`design.v`:
```
`timescale 1ns/1ns
module cpx_multiply #(parameter xi_bits = 12,
		                  parameter xq_bits = 12,
		                  parameter yi_bits = 12,
		                  parameter yq_bits = 12,
		                  parameter i_bits = 24,
		                  parameter q_bits = 24
		                  )
   (input clk,
    input                      rst,
    input                      m_axis_tready,
    input                      m_axis_tvalid,
    input signed [xi_bits-1:0] xi,
    input signed [xq_bits-1:0] xq,
    input signed [yi_bits-1:0] yi,
    input signed [yq_bits-1:0] yq,
    output reg                 s_axis_tready,
    output signed [i_bits-1:0] i,
    output signed [q_bits-1:0] q,
    output reg                 s_axis_tvalid
    );
   reg [2:0]                   pipeline;
   reg signed [(xi_bits + yi_bits)-1:0] 	   i_sub;
   reg signed [(xi_bits + yi_bits)-1:0]      i_sub_out;
   reg signed [(xq_bits + yq_bits)-1:0]      q_add;
   reg signed [(xq_bits + yq_bits)-1:0]      q_add_out;
   reg signed [(xi_bits + yi_bits)-1:0]      xu;
   reg signed [(xi_bits + yi_bits)-1:0]      xu_out;
   reg signed [(xq_bits + yq_bits)-1:0]      yv;
   reg signed [(xq_bits + yq_bits)-1:0]      yv_out;
   reg signed [(xi_bits + yq_bits)-1:0]      xv;
   reg signed [(xi_bits + yq_bits)-1:0]      xv_out;
   reg signed [(xq_bits + yi_bits)-1:0]      yu;
   reg signed [(xq_bits + yi_bits)-1:0]      yu_out;
   assign i = i_sub_out[(xi_bits+yi_bits)-1: (xi_bits+yi_bits-i_bits)];
   assign q = q_add_out[(xq_bits+yq_bits)-1: (xq_bits+yq_bits-q_bits)];
   always @(posedge clk) begin
      if (rst) begin
         xu <= 'd0;
         yv <= 'd0;
         xv <= 'd0;
         yu <= 'd0;
      end else if (m_axis_tvalid & s_axis_tready) begin
         xu <= xi * yi;
         yv <= xq * yq;
         xv <= xi * yq;
         yu <= xq * yi;
      end else begin
         xu <= xu;
         yv <= yv;
         xv <= xv;
         yu <= yu;
      end  
   end
   always @(posedge clk) begin
      if (rst) begin
         xu_out <= 'd0;
         yv_out <= 'd0;
         xv_out <= 'd0;
         yu_out <= 'd0;
         i_sub <= 'd0;
         i_sub_out <= 'd0;
         q_add <= 'd0;
         q_add_out <= 'd0;
      end else if(m_axis_tready) begin
         xu_out <= xu;
         yv_out <= yv;
         xv_out <= xv;
         yu_out <= yu;
         i_sub <= xu_out - yv_out;
         i_sub_out <= i_sub;
         q_add <= xv_out + yu_out;
         q_add_out <= q_add;
      end  
      else begin
         xu_out <= xu_out;
         yv_out <= yv_out;
         xv_out <= xv_out;
         yu_out <= yu_out;
         i_sub <= i_sub;
         i_sub_out <= i_sub_out;
         q_add <= q_add;
         q_add_out <= q_add_out;
      end  
   end  
   always @(posedge clk) begin
      if (rst) begin
         pipeline <= 3'b0;
         s_axis_tvalid <= 1'b0;
      end else begin
         if(m_axis_tvalid & s_axis_tready) begin
            pipeline <= (pipeline << 1) | {2'b00, m_axis_tready};
         end else if (m_axis_tready) begin
            pipeline <= (pipeline << 1);
         end
         s_axis_tvalid <= pipeline[2];
      end
   end  
   always @(posedge clk) begin
      if (rst) begin
         s_axis_tready <= 1'b0;
      end else begin
         s_axis_tready <= m_axis_tready | ~pipeline[0];
      end
   end
endmodule  
`timescale 1ns/1ns
module dot_prod_pip #(parameter xi_bits = 12,
                      parameter xq_bits = 12,
                      parameter yi_bits = 12,
                      parameter yq_bits = 12,
                      parameter i_bits = 24,
                      parameter q_bits = 24,
                      parameter dot_length = 5,
                      parameter dot_length_counter_bits = 3,
                      parameter sum_i_bits = 24,
                      parameter sum_q_bits = 24
                      )
   (input clk,
    input                          rst,
    input                          m_axis_product_tready,
    input                          m_axis_x_tvalid,
    input [xi_bits - 1:0]          xi,
    input [xq_bits - 1:0]          xq,
    input                          m_axis_y_tvalid,
    input [yi_bits - 1:0]          yi,
    input [yq_bits - 1:0]          yq,
    output reg                     s_axis_product_tvalid,
    output reg signed [i_bits-1:0] i,
    output reg signed [q_bits-1:0] q
    );
   wire                            cpx_m_axis_tvalid;
   wire signed [xi_bits + yi_bits -1:0] mult_out_i;
   wire signed [xq_bits + yq_bits -1:0] mult_out_q;
   wire signed [sum_i_bits - 1:0]       mult_out_i_extended;
   wire signed [sum_q_bits - 1:0]       mult_out_q_extended;
   reg signed [sum_i_bits - 1:0]        sum_i;
   reg signed [sum_q_bits - 1:0]        sum_q;
   reg [dot_length_counter_bits:0]      dot_length_counter;
   wire [31:0]                          dot_length_counter_extended;
   wire                                 s_axis_cpx_tvalid;
   wire                                 s_axis_cpx_tready;
   assign cpx_m_axis_tvalid = m_axis_x_tvalid & m_axis_y_tvalid;
   assign mult_out_i_extended = { {(sum_i_bits - (xi_bits + yi_bits)){mult_out_i[xi_bits + yi_bits - 1]}}, mult_out_i};
   assign mult_out_q_extended = { {(sum_q_bits - (xq_bits + yq_bits)){mult_out_q[xq_bits + yq_bits - 1]}}, mult_out_q};
   assign dot_length_counter_extended = { {(31 - dot_length_counter_bits){dot_length_counter[dot_length_counter_bits]}}, dot_length_counter};
   cpx_multiply #(.xi_bits(xi_bits),
                  .xq_bits(xq_bits),
                  .yi_bits(yi_bits),
                  .yq_bits(yq_bits),
                  .i_bits(xi_bits + yi_bits),
                  .q_bits(xq_bits + yq_bits)) cpx_multiply_dot_pip(.clk(clk),
                                                                   .rst(rst),
                                                                   .m_axis_tready(m_axis_product_tready),
                                                                   .m_axis_tvalid(cpx_m_axis_tvalid),
                                                                   .xi(xi),
                                                                   .xq(xq),
                                                                   .yi(yi),
                                                                   .yq(yq),
                                                                   .i(mult_out_i),
                                                                   .q(mult_out_q),
                                                                   .s_axis_tready(s_axis_cpx_tready),
                                                                   .s_axis_tvalid(s_axis_cpx_tvalid));
   always @(posedge clk) begin
      if (rst) begin
         dot_length_counter <= -'d1;
         sum_i <= 'd0;
         sum_q <= 'd0;
      end
      else if (s_axis_cpx_tvalid && m_axis_product_tready) begin
         if (dot_length_counter_extended < (dot_length - 1)) begin
            dot_length_counter <= dot_length_counter + 1'b1;
            sum_i <= sum_i + mult_out_i_extended;
            sum_q <= sum_q + mult_out_q_extended;
         end
         else begin
            dot_length_counter <= 'd0;
            sum_i <= mult_out_i_extended;
            sum_q <= mult_out_q_extended;
         end  
      end  
      else if (m_axis_product_tready) begin
         if(dot_length_counter_extended == (dot_length - 1)) begin
            dot_length_counter <= 'd0;
            sum_i <= 'd0;
            sum_q <= 'd0;
         end
      end
   end  
   always @(posedge clk) begin
      if (rst) begin
         s_axis_product_tvalid <= 1'b0;
         i <= 'd0;
         q <= 'd0;
      end
      else if(dot_length_counter_extended == (dot_length - 1)) begin
         s_axis_product_tvalid <= 1'b1;
         i <= sum_i[sum_i_bits - 1:(sum_i_bits - i_bits)];
         q <= sum_q[sum_q_bits - 1:(sum_q_bits - q_bits)];
      end
      else begin
         s_axis_product_tvalid <= 1'b0;
         i <= i;
         q <= q;
      end
   end
endmodule  
`timescale 1ns/1ns
module arg_max #(parameter buffer_length = 10,
                 parameter index_bits = 4,
                 parameter out_max_bits = 4,
                 parameter i_bits = 12,
                 parameter q_bits = 12
                 )
   (input clk,
    input                           rst,
    input                           m_axis_tvalid,
    input signed [i_bits - 1:0]     xi,
    input signed [q_bits - 1:0]     xq,
    output reg                      s_axis_tready,
    input                           m_axis_tready,
    output reg [out_max_bits - 1:0] out_max,
    output reg [index_bits-1:0]     index,
    output reg                      s_axis_tvalid
    );
   reg signed [index_bits:0]        icounter;
   wire signed [31:0]               icounter_extended;
   reg [i_bits + i_bits - 2:0]      i_square;
   reg [q_bits + q_bits - 2:0]      q_square;
   reg [out_max_bits - 1:0]         argsum;
   reg                              sq_stage_valid;
   reg                              sum_stage_valid;
   reg                              cmp_stage_valid;
   wire                             result_collected;
   reg                              result_collected_buff;
   wire                             result_collected_cond;
   assign icounter_extended = { {(31 - index_bits){icounter[index_bits]}}, icounter};
   assign result_collected = s_axis_tvalid & m_axis_tready;
   assign result_collected_cond = result_collected | result_collected_buff;
   always @(posedge clk) begin
      if (rst) begin
         s_axis_tready <= 1'b0;
      end
      else if (icounter_extended < buffer_length) begin
         s_axis_tready <= 1'b1;
      end
      else if ((icounter_extended == buffer_length) | result_collected_cond) begin
         s_axis_tready <= 1'b1;
      end
      else begin
         s_axis_tready <= 1'b0;
      end
   end
   always @(posedge clk) begin
      if (rst) begin
         i_square <= 'd0;
         q_square <= 'd0;
         sq_stage_valid <= 1'b0;
      end
      else if (m_axis_tvalid & (s_axis_tready)) begin
         i_square <= xi * xi;
         q_square <= xq * xq;
         sq_stage_valid <= 1'b1;
      end else begin
         i_square <= i_square;
         q_square <= q_square;
         sq_stage_valid <= 1'b0;
      end
   end
   always @(posedge clk) begin
      if (rst) begin
         argsum <= 'd0;
         sum_stage_valid <= 1'b0;
      end
      else if (sq_stage_valid) begin
         argsum <= i_square + q_square;
         sum_stage_valid <= 1'b1;
      end
      else if ((icounter_extended == buffer_length -1) && !sq_stage_valid) begin
         argsum <= 'd0;
         sum_stage_valid <= 1'b0;
      end
      else begin
         argsum <= argsum;
         sum_stage_valid <= 1'b0;
      end
   end
   always @(posedge clk) begin
      if (rst) begin
         index <= 'd0;
         out_max <= 'd0;
         cmp_stage_valid <= 1'b0;
      end
      else if ((icounter_extended == 'd0) && !sum_stage_valid && result_collected_cond) begin
         index <= 'd0;
         out_max <= argsum;
         cmp_stage_valid <= 1'b0;
      end
      else if ((argsum > out_max) && sum_stage_valid) begin
         index <= icounter[index_bits - 1:0];
         out_max <= argsum;
         cmp_stage_valid <= 1'b1;
      end
      else if (sum_stage_valid) begin
         index <= index;
         out_max <= out_max;
         cmp_stage_valid <= 1'b1;
      end
      else begin
         index <= index;
         out_max <= out_max;
         cmp_stage_valid <= 1'b0;
      end
   end  
   always @(posedge clk) begin
      if (rst) begin
         icounter <= 'd0;
      end
      else if (icounter_extended < (buffer_length - 1)) begin
         if (sum_stage_valid) begin
            icounter <= icounter + 1'b1;
         end else begin
            icounter <= icounter;
         end
      end
      else if (icounter_extended == (buffer_length - 1)) begin
         icounter <= 'd0;
      end else begin
         icounter <= icounter;
      end
   end  
   always @(posedge clk) begin
      if (rst) begin
         result_collected_buff <= 1'b0;
         s_axis_tvalid <= 1'b0;
      end
      else begin
         result_collected_buff <= result_collected;
         if (result_collected_cond) begin
            s_axis_tvalid <= 1'b0;
         end
         else if (icounter_extended == (buffer_length - 1)) begin
            s_axis_tvalid <= 1'b1;
         end
         else begin
            s_axis_tvalid <= s_axis_tvalid;
         end
      end
   end
endmodule  
`timescale 1ns/1ns
module x_corr #(parameter xi_bits = 12,
                parameter xq_bits = 12,
                parameter yi_bits = 12,
                parameter yq_bits = 12,
                parameter i_bits = 31,
                parameter q_bits = 31,
                parameter length = 102,
                parameter length_counter_bits = 7,
                parameter out_max_bits = 62
                )
   (input clk,
    input                              rst,
    output                             s_axis_tready,
    input [xi_bits - 1:0]              xi,
    input [xq_bits - 1:0]              xq,
    input [yi_bits - 1:0]              yi,
    input [yq_bits - 1:0]              yq,
    input                              m_axis_tvalid,
    input                              m_axis_tready,
    output [out_max_bits - 1:0]        out_max,
    output [length_counter_bits - 1:0] index,
    output                             s_axis_tvalid
    );
   wire                                s_axis_product_tvalid;
   wire                                m_axis_x_tvalid;
   wire                                m_axis_y_tvalid;
   wire                                m_axis_product_tready;
   wire signed [31 - 1:0] i;
   wire signed [31 - 1:0] q;
   assign m_axis_x_tvalid = m_axis_tvalid;
   assign m_axis_y_tvalid = m_axis_tvalid;
   assign m_axis_product_tready = s_axis_tready;
   dot_prod_pip #(.xi_bits(12),
                  .xq_bits(12),
                  .yi_bits(12),
                  .yq_bits(12),
                  .i_bits(31),
                  .q_bits(31),
                  .dot_length(100),
                  .dot_length_counter_bits(7),
                  .sum_i_bits(31),
                  .sum_q_bits(31)
                  ) dp_x_corr (.clk(clk),
                               .rst(rst),
                               .m_axis_product_tready(m_axis_product_tready),
                               .m_axis_x_tvalid(m_axis_x_tvalid),
                               .xi(xi),
                               .xq(xq),
                               .m_axis_y_tvalid(m_axis_y_tvalid),
                               .yi(yi),
                               .yq(yq),
                               .s_axis_product_tvalid(s_axis_product_tvalid),
                               .i(i),
                               .q(q)
                               );
                                  arg_max #(.buffer_length(length),
                                            .index_bits(length_counter_bits),
                                            .out_max_bits(out_max_bits),
                                            .i_bits(31),
                                            .q_bits(31)) arg_max_xc(.clk(clk),
                                                                    .rst(rst),
                                                                    .m_axis_tvalid(s_axis_product_tvalid),
                                                                    .xi(i),
                                                                    .xq(q),
                                                                    .s_axis_tready(s_axis_tready),
                                                                    .m_axis_tready(m_axis_tready),
                                                                    .out_max(out_max),
                                                                    .index(index),
                                                                    .s_axis_tvalid(s_axis_tvalid)
                                                                    );
endmodule  
```
`run.sh`:
```
#!/bin/bash
# the make line also repeats each setting of config.mk as NAME=value (left out here)
make -C /OpenROAD-flow-scripts/flow DESIGN_CONFIG=/design/flow/config.mk WORK_HOME=/design/flow/orfs CLKGATE_MAP_FILE= finish
```
`config.mk`:
```
export PLATFORM = sky130hd
export DESIGN_NAME = x_corr
export DESIGN_NICKNAME = x_corr
export VERILOG_FILES = /design/flow/design.v
export SDC_FILE = /design/flow/constraint.sdc
export NUM_CORES = 4
export LEC_CHECK = 0
export CAP_MARGIN = 20
export CELL_PAD_IN_SITES_DETAIL_PLACEMENT = 2
export CORE_MARGIN = 2
export CORE_UTILIZATION = 40
export GPL_ROUTABILITY_DRIVEN = 0
export MIN_ROUTING_LAYER = met2
export SETUP_SLACK_MARGIN = 0.67
export SLEW_MARGIN = 20
```
`constraint.sdc`:
```
create_clock -name core_clock -period 6.14 [get_ports {clk}]
set_input_delay 1.2280 -clock core_clock [delete_from_list [all_inputs] [get_ports {clk}]]
set_output_delay 1.2280 -clock core_clock [all_outputs]
set_load 0.01 [all_outputs]
```
==> flow_summary.rst, run 1 <==
Metrics
=======

.. list-table::
   :header-rows: 1

   * - Metric
     - Value
   * - Result of the run
     - aborted with a tool error
   * - Last stage reached
     - clock tree synthesis (4_1_cts)
   * - Error msg
     - [ERROR DPL-0033] detailed placement checks failed during check placement.
   * - Number of top-level pins
     - 123
   * - Warning count from the yosys run
     - 3
   * - PortBufs
     - 122
   * - Detailed placement HPWL
     - 602,000 um
   * - Number of standard cells after synthesis
     - 12,800
   * - Simple-Gate Fraction of Synth Area
     - about an eighth
   * - Net count entering floorplan
     - 16,100
   * - Synthesis-stage register bit count
     - 690
   * - Die Outline Area
     - between 200,000 and 300,000 um2
   * - Starting Density
     - 40.2%
   * - Placed instance area
     - 135,000 um2
   * - Number of cells in Yosys stat
     - 12,800
   * - Most common cell in the netlist
     - inv_1
   * - Cell types with the highest counts after synthesis
     - inv_1 (2,922), fa_1 (2,420), nand2_1 (1,529), ha_1 (821), nor2_1 (739)
   * - Top area cell types
     - fa_1 (42%), dfxtp_1 (12%), inv_1 (9.5%)
   * - Area share of xor/xnor cells in the synthesized design
     - 2.82%
   * - Share of flip-flops with an asynchronous set or reset after synthesis
     - 0%
   * - Post-synthesis average cell area
     - 9.03 um2
   * - Most used flip-flop cell after synthesis
     - dfxtp_1
   * - Top-area cell share
     - 41.8%
   * - Largest non-sequential cell family by area
     - adder cells
   * - Overall die height
     - between 500 and 600 um
   * - Yosys stat area
     - 116,000 um2
   * - Row count
     - 197
   * - Placeable Area
     - 288,000 um2
   * - Unique cell type count in the Yosys netlist
     - around 100
   * - Number of synthesized flops with an enable pin
     - 0
   * - Synthesized area
     - around 120,000 um2
   * - Most area-hungry cell type in the Yosys netlist
     - fa_1
   * - Compound-cell area share of the yosys netlist
     - 8.07%
   * - Register area share after synthesis
     - about an eighth
   * - Area fraction in full adders, half adders and majority gates
     - 50.7%
   * - Mux contribution to synthesized area
     - 2.14%
   * - Die Wd
     - 542 um
## metrics by stage
stage / setup slack [ns] / std cells
floorplan: -1.39 / 12800
global placement: -1.64 / 17800
detailed placement: -3.33 / 17800
==> run 2, diff against run 1 <==
CELL_PAD_IN_SITES_DETAIL_PLACEMENT = default   (was 2)
CORE_UTILIZATION = 58   (was 40)
GPL_ROUTABILITY_DRIVEN = default   (was 0)
MAX_ROUTING_LAYER = met4   (was default)
MIN_ROUTING_LAYER = default   (was met2)
SETUP_SLACK_MARGIN = default   (was 0.67)
clock period = 9.36 ns   (was 6.14 ns; I/O delays follow)
==> flow_summary.rst, run 2 <==
Physical design figures
=======================

.. list-table::
   :header-rows: 1

   * - Metric
     - Value
   * - Logic depth of the worst register-to-register path
     - 27
   * - Int Pwr
     - slightly above 0.009 W
   * - Crit Path Max Fanout
     - 18
   * - CP dominant cell by count
     - fa_1
   * - CP peak stage delay
     - 1.00 ns
   * - Worst setup path category
     - flop to flop
   * - Starting Density
     - 58.2% (+18 points)
   * - Register area share after synthesis
     - 11.9% (unchanged)
   * - Result of the run
     - finished clean
   * - Synthesized area
     - 116,000 um2 (unchanged)
   * - Kind of capture point of the worst setup path
     - flop
   * - Setup TNS
     - 0 ns
   * - Detailed placement HPWL
     - 263,000 um (-56%)
   * - Most area-hungry cell type in the Yosys netlist
     - fa_1
   * - Slowest cell on the critical path
     - dfxtp_1
   * - Data required time of the worst path
     - slightly below 10 ns
   * - Area share of xor/xnor cells in the synthesized design
     - 2.82% (unchanged)
   * - Top-area cell share
     - 41.8% (unchanged)
   * - Routed vias
     - 84,800
   * - Most common cell in the netlist
     - inv_1
   * - Leading power group
     - combinational logic
   * - Family with the most delay on the worst path
     - adder cells
   * - Fraction of the cycle the final worst path needs
     - between 90% and 100%
   * - Number of levels the H-tree was split into
     - 3
   * - Largest non-sequential cell family by area
     - adder cells
   * - Power dissipated in combinational cells
     - 0.00957 W
   * - Count of warning messages emitted by the tools
     - 49
   * - Critical path endpoint
     - arg_max_xc.q_square[47]
   * - Number of global-route vias before repair
     - 92,300
   * - Warning count from the yosys run
     - 3 (unchanged)
   * - Crit Reg-Reg Endpoint
     - arg_max_xc.q_square[47]
   * - Initial antenna violation count
     - 6
   * - Path category of the worst min-delay check
     - flop to flop
   * - Gpl congestion
     - 0.957
   * - Transition time of the tightest slew-check pin
     - around 1.2 ns
   * - Number of top-level pins
     - 123 (unchanged)
   * - Buffer type at the clock tree root
     - clkbuf_16
   * - Most used flip-flop cell after synthesis
     - dfxtp_1
   * - TritonCTS clock tree
     - yes
   * - Routed WL per cell
     - 20.7 um
   * - Cell count of the worst hold path
     - 1
   * - Sum of routed wire length over all layers
     - between 300,000 and 400,000 um
   * - Maximum achievable frequency
     - 0.112 GHz
   * - Share of flip-flops with an asynchronous set or reset after synthesis
     - 0% (unchanged)
   * - GRT Residual Overflow
     - 0
   * - Setup repair after global routing missed its margin
     - false
   * - Static leakage
     - 64.4 nW
   * - Startpoint kind of the worst setup timing path
     - flop
   * - Max-cap violations
     - 0
   * - Net count entering floorplan
     - 16,100 (unchanged)
   * - PortBufs
     - 122 (unchanged)
   * - GRT Total Usage
     - ~33%
   * - Worst-case hold path end point
     - arg_max_xc.s_axis_tvalid
   * - Final Hold Violation Tally
     - 0
   * - Wire length of the first global-routing pass
     - slightly above 500,000 um
   * - Synthesis-stage register bit count
     - 690 (unchanged)
   * - Area fraction in full adders, half adders and majority gates
     - 50.7% (unchanged)
   * - Cell types with the highest counts after synthesis
     - inv_1 (2,922), fa_1 (2,420), nand2_1 (1,529), ha_1 (821), nor2_1 (739)
   * - Reported net switching power
     - 0.00713 W
   * - Number of pins exceeding their max-slew limit in the final report
     - 0
   * - Area Overhead vs Synth
     - 6.45%
   * - Largest net degree at the start of global routing
     - 184
   * - Number of DRC markers after the initial detailed-route iteration
     - a little under 5,000
   * - Total setup buffers inserted after CTS
     - 0
   * - Yosys stat area
     - 116,000 um2 (unchanged)
   * - Power per cell area
     - 133 nW/um2
   * - Mux contribution to synthesized area
     - 2.14% (unchanged)
   * - Clock group share of total power
     - 21.7%
   * - Number of buffers added by the clock tree synthesis step
     - 86
   * - Nets
     - about 16,000
   * - Clock latency of the later-clocked register in the worst-skew pair
     - 0.74 ns
   * - Origin of the worst setup path
     - dp_x_corr.q[10]
   * - Max_slew headroom
     - 21.3%
   * - Worst R2R Setup Slack
     - 0.44 ns
   * - Avg Vias per Cell
     - 5.48
   * - Post-CTS clock slew at the launch and capture registers of the worst setup and hold paths
     - 0.06 ns
   * - Worst Hold Margin
     - ~0.41 ns
   * - VDD IR-drop max
     - 0.000253 V
   * - Worst path depth
     - 27
   * - Final total power
     - 0.0164 W
   * - Switching part of the total power
     - 43.4%
   * - Number of cells in Yosys stat
     - 12,800 (unchanged)
   * - Register share of total power
     - 20.0%
   * - Row count
     - 164 (-17%)
   * - Post-detailed-route count of antenna-violating nets
     - 0
   * - Startpoint of the worst register-to-register path
     - dp_x_corr.q[10]
   * - Compound-cell area share of the yosys netlist
     - 8.07% (unchanged)
   * - Placeable Area
     - 199,000 um2 (-31%)
   * - Arrival time at the worst endpoint
     - around 9.5 ns
   * - Worst path buffer plus inverter count
     - 6
   * - Unique cell type count in the Yosys netlist
     - 100 (unchanged)
   * - Relative contribution of combinational cells to total power
     - approximately three fifths
   * - Number of standard cells after synthesis
     - 12,800 (unchanged)
   * - Post-synthesis average cell area
     - 9.03 um2 (unchanged)
   * - Number of synthesized flops with an enable pin
     - 0 (unchanged)
   * - Die Wd
     - 451 um (-17%)
   * - Hold path startpoint
     - arg_max_xc.result_collected_buff
   * - Max Buffers Root-to-Sink
     - 3
   * - Die Outline Area
     - 203,000 um2 (-31%)
   * - Power consumed by sequential cells
     - between 0.003 and 0.004 W
   * - Reported clock group power
     - 0.00356 W
   * - Final setup vio count
     - 0
   * - Simple-Gate Fraction of Synth Area
     - 13.1% (unchanged)
   * - Top area cell types
     - fa_1 (42%), dfxtp_1 (12%), inv_1 (9.5%)
   * - Drt first pass iters
     - 6
   * - Final Critical Period
     - a little under 9 ns
   * - Fin Clk Skew
     - 0.0579 ns
   * - Clock tree sinks
     - 690
   * - Total DRC errors in the routed layout
     - 0
   * - Overall die height
     - 451 um (-17%)
## run 2: final cells by class
cell class	instances	area (um2)
antenna	4	10.0
sequential	690	13800
clock inverter	44	639
inverter	2931	11000
multi-input combinational	8666	89000
fill	17500	75800
timing repair buffer	360	3100
tap	2656	3320
clock buffer	110	2350
## run 2: timing repair
item                                    4_1_cts  5_1_grt
hold buffers                                  0        0
resized                                       0        2
endpoints found under the setup margin        0        2
## run 2: per-stage QoR
step	worst slack [ns]	std cells	util [%]	instance area, um2
floorplan	0.922	12800	-	116000
global placement	0.574	15300	60.4	120000
detailed placement	0.541	15300	60.4	120000
CTS	0.494	15500	61.9	123000
global route	0.0129	15500	61.9	123000
finish	0.436	15500	61.9	123000
## run 2: metal layers
layer | up-vias | routed length, um | part of all wire, % | GRT usage, %
met1 | 43300 | 129000 | 40 | 40.8
li1 | 38700 | - | - | -
met3 | 619 | 14400 | 4.5 | 3.25
met2 | 2193 | 159000 | 50 | 56.0
met4 | 0 | 17700 | 5.5 | 15.3
met5 | - | 0 | 0 | -
==> run 3, diff against run 2 <==
CORE_UTILIZATION = 70   (was 58)
CTS_CLUSTER_DIAMETER = 207   (was default)
MAX_ROUTING_LAYER = default   (was met4)
SETUP_SLACK_MARGIN = -0.53   (was default)
clock period = 6.9 ns   (was 9.36 ns; I/O delays follow)
==> flow_summary.rst, run 3 <==
Physical design figures
=======================

.. list-table::
   :header-rows: 1

   * - Metric
     - Value
   * - Result of the run
     - finished with violations
   * - SO Viols
     - negative setup slack
   * - Cell count of the worst hold path
     - 1 (unchanged)
   * - Synthesized area
     - 116,000 um2 (unchanged)
   * - Cell types with the highest counts after synthesis
     - inv_1 (2,922), fa_1 (2,420), nand2_1 (1,529), ha_1 (821), nor2_1 (739)
   * - Count of warning messages emitted by the tools
     - 58 (+18%)
   * - Largest non-sequential cell family by area
     - adder cells
   * - Post-detailed-route count of antenna-violating nets
     - 0 (unchanged)
   * - Post-synthesis average cell area
     - 9.03 um2 (unchanged)
   * - Unique cell type count in the Yosys netlist
     - 100 (unchanged)
   * - Arrival time at the worst endpoint
     - 8.47 ns (-1.04 ns)
   * - Yosys stat area
     - 116,000 um2 (unchanged)
   * - Power consumed by sequential cells
     - 0.00444 W (+35%)
   * - Sum of routed wire length over all layers
     - 360,000 um (+13%)
   * - Starting Density
     - 70.3% (+12 points)
   * - Crit Reg-Reg Endpoint
     - arg_max_xc.q_square[55]
   * - Die Outline Area
     - 169,000 um2 (-17%)
   * - CP peak stage delay
     - 0.68 ns (-0.32 ns)
   * - Avg Vias per Cell
     - 5.81 (+5.9%)
   * - Gpl congestion
     - 0.993 (+3.8%)
   * - Placeable Area
     - 165,000 um2 (-17%)
   * - Worst path depth
     - 29 (+7.4%)
   * - Routed vias
     - 94,900 (+12%)
   * - Routed WL per cell
     - 22.1 um (+6.8%)
   * - Kind of capture point of the worst setup path
     - flop
   * - Power per cell area
     - 180 nW/um2 (+35%)
   * - Mux contribution to synthesized area
     - 2.14% (unchanged)
   * - Number of top-level pins
     - 123 (unchanged)
   * - Int Pwr
     - 0.0143 W (+54%)
   * - Clock latency of the later-clocked register in the worst-skew pair
     - 0.72 ns (-0.02 ns)
   * - Register share of total power
     - 18.0% (-2.0 points)
   * - Most area-hungry cell type in the Yosys netlist
     - fa_1
   * - PortBufs
     - 122 (unchanged)
   * - Synthesis-stage register bit count
     - 690 (unchanged)
   * - Drt first pass iters
     - 6 (unchanged)
   * - Buffer type at the clock tree root
     - clkbuf_16
   * - GRT Total Usage
     - 42.1% (+8.7 points)
   * - Slowest cell on the critical path
     - fa_1
   * - Maximum achievable frequency
     - 0.126 GHz (+13%)
   * - Post-CTS Hold Buffers
     - 0 (unchanged)
   * - Reported clock group power
     - 0.00450 W (+26%)
   * - Hold path startpoint
     - arg_max_xc.result_collected_buff
   * - Area Overhead vs Synth
     - 18.3%
   * - Final standard cell count with taps included and fillers excluded
     - 16,300 (+5.7%)
   * - Path category of the worst min-delay check
     - flop to flop
   * - Total placed cells including tap cells
     - 16,100 (+5.1%)
   * - Top area cell types
     - fa_1 (42%), dfxtp_1 (12%), inv_1 (9.5%)
   * - Transition time of the tightest slew-check pin
     - 1.08 ns (-0.105 ns)
   * - Family with the most delay on the worst path
     - adder cells
   * - Logic depth of the worst register-to-register path
     - 29 (+7.4%)
   * - Power dissipated in combinational cells
     - 0.0157 W (+64%)
   * - Max_slew headroom
     - 28.3% (+7.0 points)
   * - Overall die height
     - 411 um (-8.9%)
   * - Top-area cell share
     - 41.8% (unchanged)
   * - GRT Residual Overflow
     - 0 (unchanged)
   * - Share of flip-flops with an asynchronous set or reset after synthesis
     - 0% (unchanged)
   * - Net count entering floorplan
     - 16,100 (unchanged)
   * - Max Buffers Root-to-Sink
     - 3 (unchanged)
   * - Number of DRC markers after the initial detailed-route iteration
     - 7,763 (+60%)
   * - Number of global-route vias before repair
     - 103,000 (+12%)
   * - Setup WS post-layout
     - -1.02 ns (-1.46 ns)
   * - Critical path endpoint
     - arg_max_xc.q_square[55]
   * - Wire length of the first global-routing pass
     - 551,000 um (+7.7%)
   * - Number of buffers added by the clock tree synthesis step
     - 76 (-12%)
   * - Switching part of the total power
     - 42.0% (-1.4 points)
   * - VDD IR-drop max
     - 0.000516 V (+100%)
   * - Area share of xor/xnor cells in the synthesized design
     - 2.82% (unchanged)
   * - Number of cells in Yosys stat
     - 12,800 (unchanged)
   * - Static leakage
     - 71.6 nW (+11%)
   * - Number of synthesized flops with an enable pin
     - 0 (unchanged)
   * - Startpoint kind of the worst setup timing path
     - flop
   * - CP dominant cell by count
     - fa_1
   * - Die Wd
     - 411 um (-8.9%)
   * - Worst R2R Setup Slack
     - -1.02 ns (-1.46 ns)
   * - Worst path buffer plus inverter count
     - 8 (+2)
   * - Worst setup path category
     - flop to flop
   * - Post-CTS clock slew at the launch and capture registers of the worst setup and hold paths
     - 0.06 ns (about the same)
   * - Final Critical Period
     - 7.92 ns (-1.00 ns)
   * - Final Hold Violation Tally
     - 0 (unchanged)
   * - Crit Path Max Fanout
     - 8 (-10)
   * - Clock group share of total power
     - 18.2% (-3.5 points)
   * - Number of pins exceeding their max-slew limit in the final report
     - 0 (unchanged)
   * - Clock tree sinks
     - 690 (unchanged)
   * - Startpoint of the worst register-to-register path
     - dp_x_corr.q[7]
   * - Relative contribution of combinational cells to total power
     - 63.8% (+5.5 points)
   * - Reported net switching power
     - 0.0104 W (+45%)
   * - Most used flip-flop cell after synthesis
     - dfxtp_1
   * - Fraction of the core area covered by cells at the end of the flow
     - 83.2% (+21 points)
   * - Data required time of the worst path
     - 7.45 ns (-2.50 ns)
   * - Fraction of the cycle the final worst path needs
     - 115% (+19 points)
   * - TritonCTS clock tree
     - yes
   * - Final setup vio count
     - 86 (+86)
   * - Initial antenna violation count
     - 9 (+3)
   * - Area fraction in full adders, half adders and majority gates
     - 50.7% (unchanged)
   * - Worst Hold Margin
     - 0.425 ns (+0.0109 ns)
   * - Fin Clk Skew
     - 0.0497 ns (-0.00825 ns)
   * - Row count
     - 149 (-9.1%)
   * - Most common cell in the netlist
     - inv_1
   * - Largest net degree at the start of global routing
     - 158 (-14%)
   * - Worst-case hold path end point
     - arg_max_xc.s_axis_tvalid
   * - Register area share after synthesis
     - 11.9% (unchanged)
   * - Simple-Gate Fraction of Synth Area
     - 13.1% (unchanged)
   * - Placement-stage worst setup slack
     - -1.28 ns (-1.82 ns)
   * - Total DRC errors in the routed layout
     - 0 (unchanged)
   * - Detailed placement HPWL
     - 284,000 um (+8.0%)
   * - Compound-cell area share of the yosys netlist
     - 8.07% (unchanged)
   * - Warning count from the yosys run
     - 3 (unchanged)
   * - Leading power group
     - combinational logic
   * - Number of standard cells after synthesis
     - 12,800 (unchanged)
   * - Setup repair after global routing missed its margin
     - true
   * - Setup TNS
     - -46.79 ns (-46.79 ns)
   * - Max-cap violations
     - 0 (unchanged)
   * - Number of levels the H-tree was split into
     - 3 (unchanged)
   * - Nets
     - 17,400 (+8.4%)
   * - Origin of the worst setup path
     - dp_x_corr.q[7]
run 3: final cells by class:
type	instances	area, um2
Antenna cell	7	17.5
Clock buffer	93	2080
Clock inverter	44	641
Fill cell	9454	27700
Inverter	2931	11100
Multi-Input combinational cell	8666	91400
Sequential cell	690	14000
Tap cell	2189	2740
Timing Repair Buffer	1716	15000
run 3: what timing repair did:
item | in CTS | in global routing
setup endpoints to repair | 71 | 77
pin swaps | 127 | 238
gates cloned | 6 | 9
setup buffers | 89 | 100
gates resized | 319 | 447
run 3: metal layers:
metal	wire length (um)	vias up	part of all wire [%]	GRT usage, %
li1	-	41400	-	-
met1	126000	47000	35	49.5
met2	170000	4887	47	70.0
met3	33700	1569	9.3	9.09
met4	30500	6	8.5	27.4
met5	40	-	0.011	0
run 3: metrics by stage:
step	area [um2]	total power, W
2_1_floorplan	116000	0.0141
3_3_place_gp	130000	0.0194
3_5_place_dp	130000	0.0200
4_1_cts	135000	0.0245
5_1_grt	137000	0.0264
6_report	137000	0.0247
==> run 4, diff against run 3 <==
ABC_AREA = 1   (was default)
CELL_PAD_IN_SITES_DETAIL_PLACEMENT = 1   (was default)
CELL_PAD_IN_SITES_GLOBAL_PLACEMENT = 3   (was default)
CORE_MARGIN = 3   (was 2)
CORE_UTILIZATION = 46   (was 70)
CTS_CLUSTER_DIAMETER = 109   (was 207)
CTS_CLUSTER_SIZE = 26   (was default)
GPL_ROUTABILITY_DRIVEN = 1   (was default)
GPL_TIMING_DRIVEN = 0   (was default)
HOLD_SLACK_MARGIN = 0.02   (was default)
MIN_ROUTING_LAYER = met2   (was default)
PLACE_DENSITY_LB_ADDON = 0.22   (was default)
SETUP_SLACK_MARGIN = default   (was -0.53)
SLEW_MARGIN = 15   (was 20)
TNS_END_PERCENT = 45   (was default)
clock period = 15.8 ns   (was 6.9 ns; I/O delays follow)
==> flow_summary.rst, run 4 <==
Metrics
=======

.. list-table::
   :header-rows: 1

   * - Metric
     - Value
   * - Result of the run
     - aborted with a tool error
   * - Last stage reached
     - global placement without I/O (3_1_place_gp_skip_io)
   * - Error msg
     - [ERROR FLW-0024] Place density exceeds 1.0 (current PLACE_DENSITY_LB_ADDON =  0.22). Please check if the value of  PLACE_DENSITY_LB_ADDON is between 0 and 0.99.
   * - Area fraction in full adders, half adders and majority gates
     - 46.5% (-4.2 points)
   * - Die Outline Area
     - 281,000 um2 (+67%)
   * - Most used flip-flop cell after synthesis
     - dfxtp_1
   * - Overall die height
     - 530 um (+29%)
   * - Yosys stat area
     - 126,000 um2 (+9.1%)
   * - Net count entering floorplan
     - 20,200 (+25%)
   * - Compound-cell area share of the yosys netlist
     - 6.80% (-1.3 points)
   * - Area share of xor/xnor cells in the synthesized design
     - 1.41% (-1.4 points)
   * - Post-synthesis average cell area
     - 7.49 um2 (-17%)
   * - Warning count from the yosys run
     - 3 (unchanged)
   * - Placeable Area
     - 272,000 um2 (+65%)
   * - Most area-hungry cell type in the Yosys netlist
     - fa_1
   * - Number of synthesized flops with an enable pin
     - 0 (unchanged)
   * - Unique cell type count in the Yosys netlist
     - 58 (-42%)
   * - Mux contribution to synthesized area
     - 0% (-2.1 points)
   * - Most common cell in the netlist
     - inv_1
   * - Top area cell types
     - fa_1 (38%), inv_1 (14%), nand2_1 (11%)
   * - Number of standard cells after synthesis
     - 16,900 (+32%)
   * - Row count
     - 191 (+28%)
   * - Share of flip-flops with an asynchronous set or reset after synthesis
     - 0% (unchanged)
   * - Synthesis-stage register bit count
     - 690 (unchanged)
   * - Simple-Gate Fraction of Synth Area
     - 18.8% (+5.7 points)
   * - Largest non-sequential cell family by area
     - adder cells
   * - Register area share after synthesis
     - 10.9% (-0.99 points)
   * - Die Wd
     - 530 um (+29%)
   * - Starting Density
     - 46.4% (-24 points)
   * - Number of cells in Yosys stat
     - 16,900 (+32%)
   * - Cell types with the highest counts after synthesis
     - inv_1 (4,652), nand2_1 (3,856), fa_1 (2,420), nor2_1 (1,192), ha_1 (821)
   * - Synthesized area
     - 126,000 um2 (+9.1%)
   * - Top-area cell share
     - 38.4% (-3.5 points)
==> run 5, diff against run 4 <==
ABC_AREA = default   (was 1)
CELL_PAD_IN_SITES_DETAIL_PLACEMENT = 2   (was 1)
CELL_PAD_IN_SITES_GLOBAL_PLACEMENT = 2   (was 3)
CORE_ASPECT_RATIO = 1.24   (was default)
CORE_MARGIN = 5   (was 3)
CORE_UTILIZATION = 38   (was 46)
CTS_CLUSTER_DIAMETER = 285   (was 109)
CTS_CLUSTER_SIZE = default   (was 26)
GPL_TIMING_DRIVEN = default   (was 0)
HOLD_SLACK_MARGIN = 0.06   (was 0.02)
MAX_ROUTING_LAYER = met4   (was default)
PLACE_DENSITY_LB_ADDON = default   (was 0.22)
SLEW_MARGIN = 40   (was 15)
TNS_END_PERCENT = 80   (was 45)
clock period = 7.8 ns   (was 15.8 ns; I/O delays follow)
==> flow_summary.rst, run 5 <==
Physical design figures
=======================

.. list-table::
   :header-rows: 1

   * - Metric
     - Value
   * - Unique cell type count in the Yosys netlist
     - 100 (+72%)
   * - Setup WS post-layout
     - -0.320 ns
   * - Top area cell types
     - fa_1 (42%), dfxtp_1 (12%), inv_1 (9.5%)
   * - Detailed placement HPWL
     - 370,000 um
   * - Final setup vio count
     - 25
   * - Power consumed by sequential cells
     - between 0.003 and 0.004 W
   * - Critical path endpoint
     - arg_max_xc.q_square[58]
   * - Max_slew headroom
     - 40.5%
   * - Mux contribution to synthesized area
     - 2.14% (+2.1 points)
   * - Placeable Area
     - 303,000 um2 (+11%)
   * - Total DRC errors in the routed layout
     - 0
   * - Share of flip-flops with an asynchronous set or reset after synthesis
     - 0% (unchanged)
   * - Area share of xor/xnor cells in the synthesized design
     - 2.82% (+1.4 points)
   * - Drt first pass iters
     - 8
   * - Fraction of the core area covered by cells at the end of the flow
     - 45.8%
   * - Worst path depth
     - 26
   * - Worst path buffer plus inverter count
     - 7
   * - TritonCTS clock tree
     - yes
   * - Synthesis-stage register bit count
     - 690 (unchanged)
   * - Number of cells in Yosys stat
     - 12,800 (-24%)
   * - Warning count from the yosys run
     - 3 (unchanged)
   * - Net count entering floorplan
     - 16,100 (-20%)
   * - Number of synthesized flops with an enable pin
     - 0 (unchanged)
   * - Setup repair after global routing missed its margin
     - true
   * - Number of levels the H-tree was split into
     - 3
   * - Final Hold Violation Tally
     - 0
   * - Number of buffers added by the clock tree synthesis step
     - 87
   * - Static leakage
     - ~70 nW
   * - Starting Density
     - 38.2% (-8.3 points)
   * - VDD IR-drop max
     - between 0.0004 and 0.0005 V
   * - Startpoint of the worst register-to-register path
     - dp_x_corr.q[28]
   * - Worst-case hold path end point
     - arg_max_xc.s_axis_tvalid
   * - Routed vias
     - about 130k
   * - Overall die height
     - 625 um (+18%)
   * - Gpl congestion
     - around 1.1
   * - Transition time of the tightest slew-check pin
     - 0.893 ns
   * - Wire length of the first global-routing pass
     - 683,000 um
   * - Arrival time at the worst endpoint
     - 8.72 ns
   * - Clock group share of total power
     - 19.5%
   * - GRT Total Usage
     - 44.3%
   * - Cell count of the worst hold path
     - 1
   * - Clock latency of the later-clocked register in the worst-skew pair
     - 0.78 ns
   * - Switching part of the total power
     - 46.3%
   * - PortBufs
     - roughly 120
   * - Kind of capture point of the worst setup path
     - flop
   * - Cell types with the highest counts after synthesis
     - inv_1 (2,922), fa_1 (2,420), nand2_1 (1,529), ha_1 (821), nor2_1 (739)
   * - Die Outline Area
     - 316,000 um2 (+12%)
   * - Worst R2R Setup Slack
     - -0.32 ns
   * - SO Viols
     - negative setup slack
   * - Path category of the worst min-delay check
     - flop to flop
   * - Nets
     - about 17,000
   * - Row count
     - 225 (+18%)
   * - Compound-cell area share of the yosys netlist
     - 8.07% (+1.3 points)
   * - Sum of routed wire length over all layers
     - 462,000 um
   * - Die Wd
     - 506 um (-4.6%)
   * - Yosys stat area
     - 116,000 um2 (-8.3%)
   * - Maximum achievable frequency
     - 0.123 GHz
   * - Most common cell in the netlist
     - inv_1
   * - Relative contribution of combinational cells to total power
     - 63.4%
   * - Initial antenna violation count
     - 15
   * - Top-area cell share
     - 41.8% (+3.5 points)
   * - Worst setup path category
     - flop to flop
   * - Startpoint kind of the worst setup timing path
     - flop
   * - Area fraction in full adders, half adders and majority gates
     - 50.7% (+4.2 points)
   * - Number of top-level pins
     - 123
   * - Area Overhead vs Synth
     - 19.9%
   * - Register area share after synthesis
     - 11.9% (+0.99 points)
   * - Crit Path Max Fanout
     - 5
   * - Result of the run
     - finished with violations
   * - Number of global-route vias before repair
     - 156,000
   * - Leading power group
     - combinational logic
   * - Power per cell area
     - 165 nW/um2
   * - Clock tree sinks
     - roughly 700
   * - Routed WL per cell
     - 25.7 um
   * - Fin Clk Skew
     - around 0.081 ns
   * - Int Pwr
     - 0.0123 W
   * - Post-CTS clock slew at the launch and capture registers of the worst setup and hold paths
     - 0.06 ns
   * - Most used flip-flop cell after synthesis
     - dfxtp_1
   * - Synthesized area
     - 116,000 um2 (-8.3%)
   * - Reported clock group power
     - 0.00447 W
   * - Final total power
     - 0.0230 W
   * - Family with the most delay on the worst path
     - adder cells
   * - Slowest cell on the critical path
     - fa_2
   * - Crit Reg-Reg Endpoint
     - arg_max_xc.q_square[58]
   * - Max-cap violations
     - 0
   * - Post-detailed-route count of antenna-violating nets
     - 0
   * - Buffer type at the clock tree root
     - clkbuf_16
   * - Data required time of the worst path
     - between 8 and 9 ns
   * - Worst Hold Margin
     - between 0.4 and 0.5 ns
   * - Post-synthesis average cell area
     - 9.03 um2 (+21%)
   * - CP dominant cell by count
     - fa_1
   * - Number of standard cells after synthesis
     - 12,800 (-24%)
   * - Avg Vias per Cell
     - 7.09
   * - Number of DRC markers after the initial detailed-route iteration
     - 18,000
   * - Power dissipated in combinational cells
     - 0.0146 W
   * - Largest non-sequential cell family by area
     - adder cells
   * - Number of pins exceeding their max-slew limit in the final report
     - 0
   * - CP peak stage delay
     - 0.65 ns
   * - Simple-Gate Fraction of Synth Area
     - 13.1% (-5.7 points)
   * - Largest net degree at the start of global routing
     - 136
   * - Logic depth of the worst register-to-register path
     - 26
   * - Fraction of the cycle the final worst path needs
     - 104%
   * - Origin of the worst setup path
     - dp_x_corr.q[28]
   * - Count of warning messages emitted by the tools
     - 49
   * - Setup TNS
     - -2.92 ns
   * - Reported net switching power
     - 0.0106 W
   * - Max Buffers Root-to-Sink
     - 3
   * - Hold path startpoint
     - arg_max_xc.result_collected_buff
   * - GRT Residual Overflow
     - 0
   * - Final Critical Period
     - 8.12 ns
   * - Register share of total power
     - 17.1%
   * - Most area-hungry cell type in the Yosys netlist
     - fa_1
[run 5: stage by stage]
step / worst slack [ns] / std cells / area [um2]
after global routing: -0.484 / 17900 / 139000
after CTS: -0.268 / 17800 / 136000
after detailed placement: -0.758 / 17600 / 130000
after floorplan: -0.00328 / 12800 / 116000
final: -0.320 / 18000 / 139000
after global placement: -0.656 / 17600 / 130000
[run 5: per-layer routing]
metal,part of all wire (%),GRT usage [%],vias to the layer above
met1,0,-,45700
li1,-,-,40700
met5,0,-,-
met2,55,56.4,37700
met3,37,52.3,3210
met4,7.7,6.30,0
[run 5: final cells by class]
cell class | instances | area (um2)
inverter | 2931 | 11100
clock buffer | 122 | 2510
tap | 3972 | 4970
timing repair buffer | 1467 | 13800
clock inverter | 38 | 520
sequential | 690 | 13900
multi-input combinational | 8666 | 91900
antenna | 74 | 185
fill | 32300 | 164000
[run 5: timing repair]
action	CTS	global route
hold endpoints to repair	0	0
endpoints found under the setup margin	70	79
resized	453	590
hold buffers	0	0
setup buffers	59	95
gates cloned	4	4
pin swaps	196	294
==> run 6, diff against run 5 <==
CAP_MARGIN = 35   (was 20)
CELL_PAD_IN_SITES_DETAIL_PLACEMENT = default   (was 2)
CELL_PAD_IN_SITES_GLOBAL_PLACEMENT = default   (was 2)
CORE_ASPECT_RATIO = default   (was 1.24)
CORE_MARGIN = 2   (was 5)
CORE_UTILIZATION = 72   (was 38)
CTS_CLUSTER_DIAMETER = 82   (was 285)
CTS_CLUSTER_SIZE = 14   (was default)
GPL_ROUTABILITY_DRIVEN = default   (was 1)
HOLD_SLACK_MARGIN = default   (was 0.06)
MAX_ROUTING_LAYER = default   (was met4)
MIN_ROUTING_LAYER = default   (was met2)
PLACE_DENSITY_LB_ADDON = 0.2   (was default)
SETUP_SLACK_MARGIN = 1.57   (was default)
SLEW_MARGIN = 20   (was 40)
TNS_END_PERCENT = default   (was 80)
clock period = 8.11 ns   (was 7.8 ns; I/O delays follow)
==> flow_summary.rst, run 6 <==
Physical design figures
=======================

.. list-table::
   :header-rows: 1

   * - Metric
     - Value
   * - Result of the run
     - finished clean
   * - Starting Density
     - 72.3% (+34 points)
   * - Crit Path Max Fanout
     - 6 (+1)
   * - Cell count of the worst hold path
     - 1 (unchanged)
   * - Maximum achievable frequency
     - 0.129 GHz (+4.6%)
   * - Placed instance area
     - 122,000 um2 (-6.1%)
   * - Top-area cell share
     - 41.8% (unchanged)
   * - Synthesized area
     - 116,000 um2 (unchanged)
   * - Area Overhead vs Synth
     - 13.7%
   * - Area share of xor/xnor cells in the synthesized design
     - 2.82% (unchanged)
   * - Number of DRC markers after the initial detailed-route iteration
     - 8,090 (-55%)
   * - Max-cap violations
     - 0 (unchanged)
   * - Max Buffers Root-to-Sink
     - 3 (unchanged)
   * - Synthesis-stage register bit count
     - 690 (unchanged)
   * - Post-CTS Hold Buffers
     - 0 (unchanged)
   * - Number of cells in Yosys stat
     - 12,800 (unchanged)
   * - Clock tree sinks
     - 690 (unchanged)
   * - Fin Clk Skew
     - 0.0572 ns (-0.0234 ns)
   * - Highest Signal Layer
     - met5
   * - Worst path buffer plus inverter count
     - 4 (-3)
   * - Post-CTS clock slew at the launch and capture registers of the worst setup and hold paths
     - 0.07 ns (about the same)
   * - Setup repair after global routing missed its margin
     - true
   * - Data required time of the worst path
     - 8.73 ns (+0.33 ns)
   * - Number of top-level pins
     - 123 (unchanged)
   * - Routed WL per cell
     - 22.5 um (-13%)
   * - Power consumed by sequential cells
     - 0.00375 W (-5%)
   * - Relative contribution of combinational cells to total power
     - 64.0% (+0.6 points)
   * - Avg Vias per Cell
     - 5.97 (-16%)
   * - Area used by multi-input combinational logic
     - 92,400 um2 (+0.49%)
   * - Crit Reg-Reg Endpoint
     - arg_max_xc.q_square[60]
   * - Reported clock group power
     - 0.00327 W (-27%)
   * - Clock latency of the later-clocked register in the worst-skew pair
     - 0.74 ns (-0.04 ns)
   * - Worst Hold Margin
     - 0.425 ns (+0.00521 ns)
   * - Sum of routed wire length over all layers
     - 347,000 um (-25%)
   * - Routed vias
     - 92,200 (-28%)
   * - Max_slew headroom
     - 40.0% (-0.45 points)
   * - Number of levels the H-tree was split into
     - 3 (unchanged)
   * - Buffer type at the clock tree root
     - clkbuf_16
   * - CP peak stage delay
     - 0.62 ns (-0.03 ns)
   * - Most area-hungry cell type in the Yosys netlist
     - fa_1
   * - Hold path startpoint
     - arg_max_xc.result_collected_buff
   * - Setup TNS
     - 0 ns (+2.92 ns)
   * - Slowest cell on the critical path
     - fa_2
   * - Largest net degree at the start of global routing
     - 99 (-27%)
   * - Row count
     - 147 (-35%)
   * - Fraction of the cycle the final worst path needs
     - 95.8% (-8.3 points)
   * - Net count entering floorplan
     - 16,100 (unchanged)
   * - Total DRC errors in the routed layout
     - 0 (unchanged)
   * - Overall die height
     - 405 um (-35%)
   * - Kind of capture point of the worst setup path
     - flop
   * - Most common cell in the netlist
     - inv_1
   * - Nets
     - 16,500 (-3.5%)
   * - Mux contribution to synthesized area
     - 2.14% (unchanged)
   * - Final Critical Period
     - 7.77 ns (-0.354 ns)
   * - Area fraction in full adders, half adders and majority gates
     - 50.7% (unchanged)
   * - Post-detailed-route count of antenna-violating nets
     - 0 (unchanged)
   * - Number of global-route vias before repair
     - 97,200 (-38%)
   * - Footprint of the flip-flops and latches
     - 14,000 um2 (+0.63%)
   * - Transition time of the tightest slew-check pin
     - 0.900 ns (+0.00675 ns)
   * - Register share of total power
     - 19.2% (+2.1 points)
   * - Worst-case hold path end point
     - arg_max_xc.s_axis_tvalid
   * - Number of standard cells after synthesis
     - 12,800 (unchanged)
   * - PortBufs
     - 122 (unchanged)
   * - Share of flip-flops with an asynchronous set or reset after synthesis
     - 0% (unchanged)
   * - Die Outline Area
     - 164,000 um2 (-48%)
   * - Int Pwr
     - 0.0106 W (-14%)
   * - Gpl congestion
     - 1.01 (-5.2%)
   * - Total of fill cells in the finished design
     - 9,605 (-70%)
   * - Number of synthesized flops with an enable pin
     - 0 (unchanged)
   * - Compound-cell area share of the yosys netlist
     - 8.07% (unchanged)
   * - Top area cell types
     - fa_1 (42%), dfxtp_1 (12%), inv_1 (9.5%)
   * - Placeable Area
     - 160,000 um2 (-47%)
   * - Die Wd
     - 405 um (-20%)
   * - Detailed-route wire length on metal 1
     - 121,000 um (+121,000 um)
   * - Path category of the worst min-delay check
     - flop to flop
   * - Unique cell type count in the Yosys netlist
     - 100 (unchanged)
   * - Arrival time at the worst endpoint
     - 8.39 ns (-0.33 ns)
   * - Origin of the worst setup path
     - dp_x_corr.q[25]
   * - Detailed placement HPWL
     - 254,000 um (-31%)
   * - Worst setup path category
     - flop to flop
   * - Met2 WL post-DR
     - 162,000 um (-37%)
   * - Largest non-sequential cell family by area
     - adder cells
   * - Family with the most delay on the worst path
     - adder cells
   * - Worst path depth
     - 25 (-3.8%)
   * - Drt first pass iters
     - 8 (unchanged)
   * - Worst R2R Setup Slack
     - 0.34 ns (+0.66 ns)
   * - Static leakage
     - 67.7 nW (-4.3%)
   * - Simple-Gate Fraction of Synth Area
     - 13.1% (unchanged)
   * - Final setup vio count
     - 0 (-100%)
   * - Yosys stat area
     - 116,000 um2 (unchanged)
   * - Switching part of the total power
     - 45.4% (-0.91 points)
   * - Number of buffers added by the clock tree synthesis step
     - 69 (-21%)
   * - Power dissipated in combinational cells
     - 0.0125 W (-14%)
   * - Final Hold Violation Tally
     - 0 (unchanged)
   * - GRT Total Usage
     - 41.5% (-2.8 points)
   * - Reported net switching power
     - 0.00886 W (-17%)
   * - Leading power group
     - combinational logic
   * - Logic depth of the worst register-to-register path
     - 25 (-3.8%)
   * - Cell types with the highest counts after synthesis
     - inv_1 (2,922), fa_1 (2,420), nand2_1 (1,529), ha_1 (821), nor2_1 (739)
   * - Wire length of the first global-routing pass
     - 524,000 um (-23%)
   * - TritonCTS clock tree
     - yes
   * - Fraction of the core area covered by cells at the end of the flow
     - 82.2% (+36 points)
   * - Power per cell area
     - 148 nW/um2 (-10%)
   * - Critical path endpoint
     - arg_max_xc.q_square[60]
   * - Count of warning messages emitted by the tools
     - 44 (-10%)
   * - Initial antenna violation count
     - 14 (-1)
   * - Post-route cell area
     - 132,000 um2 (-5.2%)
   * - Warning count from the yosys run
     - 3 (unchanged)
   * - Clock group share of total power
     - 16.8% (-2.7 points)
   * - GRT Residual Overflow
     - 0 (unchanged)
   * - Register area share after synthesis
     - 11.9% (unchanged)
   * - Most used flip-flop cell after synthesis
     - dfxtp_1
   * - Number of pins exceeding their max-slew limit in the final report
     - 0 (unchanged)
   * - Post-synthesis average cell area
     - 9.03 um2 (unchanged)
   * - Startpoint kind of the worst setup timing path
     - flop
   * - VDD IR-drop max
     - 0.000971 V (+110%)
   * - Startpoint of the worst register-to-register path
     - dp_x_corr.q[25]
   * - Detailed route wirelength on metal3
     - 38,900 um (-77%)
-- run 6: area by class of cell --
| class | count | share of cell area [%] |
|---|---|---|
| flip-flops and latches | 690 | 10.6 |
| diodes | 12 | 0.0228 |
| inverters | 2931 | 8.48 |
| clock inverters | 25 | 0.295 |
| multi-input cells | 8666 | 70.2 |
| well taps | 2160 | 2.05 |
| repair buffers | 886 | 7.03 |
| clock buffers | 74 | 1.33 |
-- run 6: timing repair --
action / 4_1_cts / 5_1_grt
setup buffers: 149 / 153
pin swaps: 147 / 357
cloned: 19 / 18
resized: 325 / 667
setup endpoints to repair: 123 / 138
-- run 6: per-layer routing --
| metal | vias to the layer above | GRT usage [%] |
|---|---|---|
| met3 | 1520 | 10.8 |
| met1 | 46000 | 51.0 |
| met5 | - | 0 |
| met2 | 4976 | 67.2 |
| met4 | 8 | 23.0 |
| li1 | 39700 | - |
-- run 6: stage by stage --
| stage | power (W) | worst slack, ns | std cells |
|---|---|---|---|
| 2_1_floorplan | 0.0120 | 0.579 | 12800 |
| 3_3_place_gp | 0.0146 | 0.0533 | 15000 |
| 3_5_place_dp | 0.0150 | -0.0514 | 15000 |
| 4_1_cts | 0.0183 | 0.455 | 15300 |
| 5_1_grt | 0.0208 | 0.167 | 15400 |
| 6_report | 0.0195 | 0.344 | 15400 |
==> run 7, diff against run 6 <==
CAP_MARGIN = 20   (was 35)
CORE_UTILIZATION = 40   (was 72)
CTS_CLUSTER_DIAMETER = default   (was 82)
CTS_CLUSTER_SIZE = default   (was 14)
GPL_ROUTABILITY_DRIVEN = 0   (was default)
MIN_ROUTING_LAYER = met2   (was default)
PLACE_DENSITY_LB_ADDON = default   (was 0.2)
SETUP_SLACK_MARGIN = default   (was 1.57)
clock period = 10.0 ns   (was 8.11 ns; I/O delays follow)
==> flow_summary.rst, run 7 <==
Physical design figures
=======================

.. list-table::
   :header-rows: 1

   * - Metric
     - Value
   * - Avg Vias per Cell
     - 6.92 (+16%)
   * - Family with the most delay on the worst path
     - adder cells
   * - Post-synthesis average cell area
     - 9.03 um2 (unchanged)
   * - Post-CTS Hold Buffers
     - 0 (unchanged)
   * - Relative contribution of combinational cells to total power
     - 59.7% (-4.3 points)
   * - Leading power group
     - combinational logic
   * - Origin of the worst setup path
     - dp_x_corr.i[8]
   * - Detailed placement HPWL
     - 244,000 um (-4.0%)
   * - Clock latency of the later-clocked register in the worst-skew pair
     - 0.80 ns (+0.06 ns)
   * - Share of flip-flops with an asynchronous set or reset after synthesis
     - 0% (unchanged)
   * - Area Overhead vs Synth
     - 7.24%
   * - Post-CTS clock slew at the launch and capture registers of the worst setup and hold paths
     - 0.06 ns (about the same)
   * - Crit Path Max Fanout
     - 18 (+12)
   * - Path category of the worst min-delay check
     - flop to flop
   * - Int Pwr
     - 0.00861 W (-19%)
   * - Synthesis-stage register bit count
     - 690 (unchanged)
   * - Data required time of the worst path
     - 10.75 ns (+2.02 ns)
   * - Warning count from the yosys run
     - 3 (unchanged)
   * - Final Hold Violation Tally
     - 0 (unchanged)
   * - Final setup vio count
     - 0 (unchanged)
   * - Routed vias
     - 115,000 (+25%)
   * - Number of DRC markers after the initial detailed-route iteration
     - 17,000 (+110%)
   * - CP peak stage delay
     - 0.92 ns (+0.30 ns)
   * - Die Wd
     - 542 um (+34%)
   * - Worst Hold Margin
     - 0.416 ns (-0.00895 ns)
   * - Clock group share of total power
     - 20.6% (+3.8 points)
   * - Worst path depth
     - 26 (+4.0%)
   * - Startpoint of the worst register-to-register path
     - dp_x_corr.i[8]
   * - GRT Residual Overflow
     - 0 (unchanged)
   * - Count of warning messages emitted by the tools
     - 44 (unchanged)
   * - Hold path startpoint
     - arg_max_xc.result_collected_buff
   * - Crit Reg-Reg Endpoint
     - arg_max_xc.i_square[57]
   * - Compound-cell area share of the yosys netlist
     - 8.07% (unchanged)
   * - Worst setup path category
     - flop to flop
   * - Unique cell type count in the Yosys netlist
     - 100 (unchanged)
   * - Placeable Area
     - 288,000 um2 (+80%)
   * - Largest non-sequential cell family by area
     - adder cells
   * - Worst path buffer plus inverter count
     - 5 (+1)
   * - Final Critical Period
     - 9.17 ns (+1.40 ns)
   * - Number of top-level pins
     - 123 (unchanged)
   * - Total setup buffers inserted after CTS
     - 0 (-100%)
   * - Mux contribution to synthesized area
     - 2.14% (unchanged)
   * - Kind of capture point of the worst setup path
     - flop
   * - Register area share after synthesis
     - 11.9% (unchanged)
   * - Arrival time at the worst endpoint
     - 9.92 ns (+1.53 ns)
   * - Startpoint kind of the worst setup timing path
     - flop
   * - Reported net switching power
     - 0.00709 W (-20%)
   * - Register share of total power
     - 19.7% (+0.5 points)
   * - Final total power
     - 0.0157 W (-20%)
   * - Worst-case hold path end point
     - arg_max_xc.s_axis_tvalid
   * - Number of global-route vias before repair
     - 134,000 (+38%)
   * - Clock tree sinks
     - 690 (unchanged)
   * - Result of the run
     - finished clean
   * - Nets
     - 16,000 (-3.5%)
   * - Synthesized area
     - 116,000 um2 (unchanged)
   * - Power dissipated in combinational cells
     - 0.00937 W (-25%)
   * - Logic depth of the worst register-to-register path
     - 26 (+4.0%)
   * - Number of standard cells after synthesis
     - 12,800 (unchanged)
   * - PortBufs
     - 122 (unchanged)
   * - Setup repair after global routing missed its margin
     - false
   * - Initial antenna violation count
     - 31 (+17)
   * - Reported clock group power
     - 0.00324 W (about the same)
   * - Area share of xor/xnor cells in the synthesized design
     - 2.82% (unchanged)
   * - Most used flip-flop cell after synthesis
     - dfxtp_1
   * - Critical path endpoint
     - arg_max_xc.i_square[57]
   * - Post-detailed-route count of antenna-violating nets
     - 0 (unchanged)
   * - Yosys stat area
     - 116,000 um2 (unchanged)
   * - Fraction of the cycle the final worst path needs
     - 91.7% (-4.1 points)
   * - Setup TNS
     - 0 ns (unchanged)
   * - Total of fill cells in the finished design
     - 28,400 (+200%)
   * - Fin Clk Skew
     - 0.0605 ns (+0.00336 ns)
   * - CP dominant cell by count
     - fa_1
   * - Slowest cell on the critical path
     - dfxtp_1
   * - Buffer type at the clock tree root
     - clkbuf_16
   * - Drt first pass iters
     - 9 (+1)
   * - Top-area cell share
     - 41.8% (unchanged)
   * - Transition time of the tightest slew-check pin
     - 1.17 ns (+0.272 ns)
   * - Total DRC errors in the routed layout
     - 0 (unchanged)
   * - Most common cell in the netlist
     - inv_1
   * - Number of pins exceeding their max-slew limit in the final report
     - 0 (unchanged)
   * - Area fraction in full adders, half adders and majority gates
     - 50.7% (unchanged)
   * - Row count
     - 197 (+34%)
   * - Max Buffers Root-to-Sink
     - 3 (unchanged)
   * - Sum of routed wire length over all layers
     - 313,000 um (-9.7%)
   * - Worst R2R Setup Slack
     - 0.83 ns (+0.49 ns)
   * - Max_slew headroom
     - 21.8% (-18 points)
   * - Number of synthesized flops with an enable pin
     - 0 (unchanged)
   * - Cell count of the worst hold path
     - 1 (unchanged)
   * - PostCTS Resize Cnt
     - 0 (-100%)
   * - Power consumed by sequential cells
     - 0.00309 W (-18%)
   * - Largest net degree at the start of global routing
     - 155 (+57%)
   * - Net count entering floorplan
     - 16,100 (unchanged)
   * - Cell types with the highest counts after synthesis
     - inv_1 (2,922), fa_1 (2,420), nand2_1 (1,529), ha_1 (821), nor2_1 (739)
   * - Static leakage
     - 64.0 nW (-5.5%)
   * - Routed WL per cell
     - 18.9 um (-16%)
   * - Top area cell types
     - fa_1 (42%), dfxtp_1 (12%), inv_1 (9.5%)
   * - Number of buffers added by the clock tree synthesis step
     - 83 (+20%)
   * - TritonCTS clock tree
     - yes
   * - VDD IR-drop max
     - 0.000291 V (-70%)
   * - Overall die height
     - 542 um (+34%)
   * - Simple-Gate Fraction of Synth Area
     - 13.1% (unchanged)
   * - Most area-hungry cell type in the Yosys netlist
     - fa_1
   * - Wire length of the first global-routing pass
     - 499,000 um (-4.8%)
   * - GRT Total Usage
     - 32.4% (-9.1 points)
   * - Maximum achievable frequency
     - 0.109 GHz (-15%)
   * - Power per cell area
     - 126 nW/um2 (-15%)
   * - Die Outline Area
     - 294,000 um2 (+79%)
   * - Starting Density
     - 40.2% (-32 points)
   * - Number of cells in Yosys stat
     - 12,800 (unchanged)
   * - Max-cap violations
     - 0 (unchanged)
   * - Switching part of the total power
     - 45.2% (-0.26 points)
   * - Number of levels the H-tree was split into
     - 3 (unchanged)
==> run 7: per-stage QoR <==
step	instance area [um2]	util (%)	setup slack, ns	cells
floorplan	116000	-	1.56	12800
global placement	121000	42.0	1.14	16400
detailed placement	121000	42.0	1.08	16400
CTS	124000	43.0	1.04	16500
global route	124000	43.1	0.363	16600
finish	124000	43.1	0.832	16600
==> run 7: cell type report <==
cell class	instances	area [um2]	area share, %
Timing Repair Buffer	297	2530	2.04
Tap cell	3781	4730	3.81
Clock inverter	29	425	0.343
Multi-Input combinational cell	8666	89000	71.7
Antenna cell	100	250	0.202
Clock buffer	123	2400	1.93
Sequential cell	690	13800	11.1
Inverter	2931	11000	8.86
==> run 7: routing by layer <==
layer  global-route usage, %  wire length, um  part of all wire (%)  vias up
met3                    44.6           130000                    41     2809
met2                    37.2           152000                    48    30200
met5                    12.3             3150                   1.0        -
met4                    5.76            28300                   9.0      129
li1                        -                -                     -    38400
met1                       -                0                     0    43500
Power is estimated from default activity; no workload was simulated.
